Setup of job 116:
==> flow/design.v (excerpt) <==
module FPU_top_level
(
 input 	       clk,
 input 	       nrst,
 input  [31:0] floating_point1,
 input  [31:0] floating_point2,
 input  [2:0]  frm,
 input  [6:0]  funct7,
 output [31:0] floating_point_out,
 output [4:0]  flags
 );
Size: ~4200 cells after synthesis, ~110 flip-flops, about 0.034 mm^2 of cells after synthesis.
Settings: LEC_CHECK=0, CAP_MARGIN=15, CELL_PAD_IN_SITES_GLOBAL_PLACEMENT=1, CORE_ASPECT_RATIO=1.59, CORE_MARGIN=4, CORE_UTILIZATION=47, CTS_CLUSTER_DIAMETER=224, CTS_CLUSTER_SIZE=43, GPL_ROUTABILITY_DRIVEN=1, GPL_TIMING_DRIVEN=1, HOLD_SLACK_MARGIN=-0.03, MAX_ROUTING_LAYER=met5, PLACE_DENSITY=0.67, SLEW_MARGIN=20, TNS_END_PERCENT=60; clock period 10.5 ns.
run.sh (not shown) runs the stock make flow with config.mk's settings and CLKGATE_MAP_FILE=.
The flow did not stop early for job 116: all stages ran, and the layout cleared the timing, design-rule and antenna checks.
Setup changes, job 116 to job 7563
==> flow/config.mk <==
export PLATFORM = sky130hd
export DESIGN_NAME = FPU_top_level
export DESIGN_NICKNAME = FPU_top_level
export VERILOG_FILES = /design/flow/design.v
export SDC_FILE = /design/flow/constraint.sdc
export NUM_CORES = 4
export LEC_CHECK = 0
export CAP_MARGIN = 15
export CORE_ASPECT_RATIO = 1.15
export CORE_MARGIN = 2
export CORE_UTILIZATION = 61
export CTS_CLUSTER_DIAMETER = 102
export CTS_CLUSTER_SIZE = 43
export MAX_ROUTING_LAYER = met4
export PLACE_DENSITY = 0.67
export SETUP_SLACK_MARGIN = -0.59
export SLEW_MARGIN = 20
export TNS_END_PERCENT = 60
==> flow/constraint.sdc <==
create_clock -name core_clock -period 7.69 [get_ports {clk}]
set_input_delay 1.5380 -clock core_clock [delete_from_list [all_inputs] [get_ports {clk}]]
set_output_delay 1.5380 -clock core_clock [all_outputs]
set_load 0.01 [all_outputs]
### Flow results
In job 7563 the implementation completed, yet the final layout does not meet the checks, the culprit being negative setup slack. Going from job 116 to job 7563, count of clock-buffer cells in the layout went up, setup skew after layout barely changed.
diff inputs: job 7563 => job 7640
==> flow/config.mk <==
export PLATFORM = sky130hd
export DESIGN_NAME = FPU_top_level
export DESIGN_NICKNAME = FPU_top_level
export VERILOG_FILES = /design/flow/design.v
export SDC_FILE = /design/flow/constraint.sdc
export NUM_CORES = 4
export LEC_CHECK = 0
export CAP_MARGIN = 20
export CORE_MARGIN = 2
export CORE_UTILIZATION = 53
export SLEW_MARGIN = 20
==> flow/constraint.sdc <==
create_clock -name core_clock -period 9.33 [get_ports {clk}]
set_input_delay 1.8660 -clock core_clock [delete_from_list [all_inputs] [get_ports {clk}]]
set_output_delay 1.8660 -clock core_clock [all_outputs]
set_load 0.01 [all_outputs]
### Flow results
- Job 7640: flow completed, timing, DRC and antenna clean
- In job 7640 the placer congestion estimate turned out 0.078 lower than in job 7563.
- Delta (job 7640 minus job 7563): non-clock buffer area fraction after layout went down 4.0 points; pin slew with the least headroom to its limit went up 0.016 ns.
- Looking only at total non-filler cell area in the finished layout, and setting everything else aside, the lower value of job 7640 and job 7563 goes to job 7640.

* * *

== red ==
Starting RTL as in the previous note.
Settings: LEC_CHECK=0, CAP_MARGIN=20, CORE_MARGIN=2, CORE_UTILIZATION=68, CTS_CLUSTER_SIZE=39, SETUP_SLACK_MARGIN=1.53, SLEW_MARGIN=20; clock period 8.77 ns.
red did not finish; a tool error ended it in global routing (5_1_grt).
diff inputs: red => blue
- CORE_UTILIZATION now 60, was 68
- SETUP_SLACK_MARGIN no longer set, was 1.53
- CTS_CLUSTER_SIZE now 100, was 39
- the clock period (ns, I/O delays scaled along) now 5.5, was 8.77
### Flow results
- blue did not make it past global routing (5_1_grt), where a tool error ended it.
- red -> blue: number of buffer cells added on primary ports flat
- Re synthesized chip area reported by yosys: no difference whatsoever between blue and red.
- The lower site row count of red and blue is in red.
- blue against red: number of flops mapped to enable cells by yosys shows no meaningful change, number of buffers inserted to repair setup after CTS shows an increase of 40%, area of the core region shows an increase of 0.0064 mm².
--- input diff blue..green ---
- CTS_CLUSTER_SIZE removed (was 100)
- CORE_UTILIZATION changed from 60 to 40
- the clock period (ns, I/O delays scaled along) changed from 5.5 to 9.33
Results
green closes out successfully: all stages finished, all timing, DRC and antenna checks passed.
Placement-stage cell area in green vs blue: down 0.0042 mm²
Going from blue to green, floorplan utilization decreased 21 points; last weighted congestion value of the routability-driven placer fell by 0.057; die height up 53 µm; instance count after placement with tap cells included lower.
Input-level comparison between orange and green:
- SETUP_SLACK_MARGIN now 1.32, previously not set
- CORE_UTILIZATION now 58, was 40
- the clock period (ns, I/O delays scaled along) now 6.55, was 9.33
### Flow results
In orange the implementation ran to completion but is not tape-out ready, as the final checks report setup timing. Compared with green, the router placed more vias in orange. orange vs green: length of routed met2 wiring up. The detailed router's first-iteration violation count number comes out higher for orange vs green.

* * *

Setup of job 101:
Starting RTL as in the previous note.
make LEC_CHECK=0 ABC_AREA=0 CAP_MARGIN=20 CELL_PAD_IN_SITES_GLOBAL_PLACEMENT=2 CORE_MARGIN=2 CORE_UTILIZATION=71 CTS_CLUSTER_DIAMETER=197 CTS_CLUSTER_SIZE=12 GPL_TIMING_DRIVEN=1 HOLD_SLACK_MARGIN=0.15 PLACE_DENSITY_LB_ADDON=0.2 SLEW_MARGIN=30 TNS_END_PERCENT=60 finish   # period 8.52 ns
Status(job 101) = ERROR, stage = global placement without I/O
Input-level comparison between job 102 and job 101:
==> flow/config.mk <==
export PLATFORM = sky130hd
export DESIGN_NAME = FPU_top_level
export DESIGN_NICKNAME = FPU_top_level
export VERILOG_FILES = /design/flow/design.v
export SDC_FILE = /design/flow/constraint.sdc
export NUM_CORES = 4
export LEC_CHECK = 0
export CAP_MARGIN = 20
export CORE_MARGIN = 2
export CORE_UTILIZATION = 64
export CTS_CLUSTER_SIZE = 97
export SLEW_MARGIN = 20
==> flow/constraint.sdc <==
create_clock -name core_clock -period 6.55 [get_ports {clk}]
set_input_delay 1.3100 -clock core_clock [delete_from_list [all_inputs] [get_ports {clk}]]
set_output_delay 1.3100 -clock core_clock [all_outputs]
set_load 0.01 [all_outputs]
==> comparison <==
No final results exist for job 102, since it was stopped by error ODB-0269 during global routing.
~same area fraction in and, or, nand and nor cells in job 101 and job 102
Number of cells in the yosys synthesis report: job 101 vs job 102 identical
Diff job 101 and job 102: placeable core area lower in job 101
Compared with job 101, job 102 shows a higher die width.
Compared with job 101, in job 102 number of placement rows higher, die area higher, chip area in the Yosys report roughly the same.
Mapped cell area: job 101 vs job 102 identical
#### Input delta (job 103 over job 102)
-- flow/config.mk --
<<< job 102, line 9
export CORE_MARGIN = 2
export CORE_UTILIZATION = 64
export CTS_CLUSTER_SIZE = 97
export SLEW_MARGIN = 20
>>> job 103, line 9
export CORE_MARGIN = 2
export CORE_UTILIZATION = 62
export CTS_CLUSTER_SIZE = 39
export SLEW_MARGIN = 20
==> flow/constraint.sdc <==
create_clock -name core_clock -period 7.48 [get_ports {clk}]
set_input_delay 1.4960 -clock core_clock [delete_from_list [all_inputs] [get_ports {clk}]]
set_output_delay 1.4960 -clock core_clock [all_outputs]
set_load 0.01 [all_outputs]
Findings:
STATUS run=job 103 STAGES=ALL_DONE FINAL_CHECKS=FAILED CAUSE=negative setup slack
Job 103 — die outline height 1.6% higher, job 102 as reference
[compare] base=job 102 new=job 103: count of placed standard cells including taps shrank by 94; total nets after synthesis held steady; area of the placeable core up about 2.8%; number of cell rows +about 1.2%; setup slack at placement moved up.
Share of the yosys chip area belonging to registers came out exactly the same in job 103 and job 102.
Chip area in the Yosys report came out exactly the same in job 103 and job 102.
Against job 102 as the reference, job 103 delivers a higher die size.
Measured against job 103, the number of setup buffers added after CTS of job 102 comes out at 1.17 times the reference value.
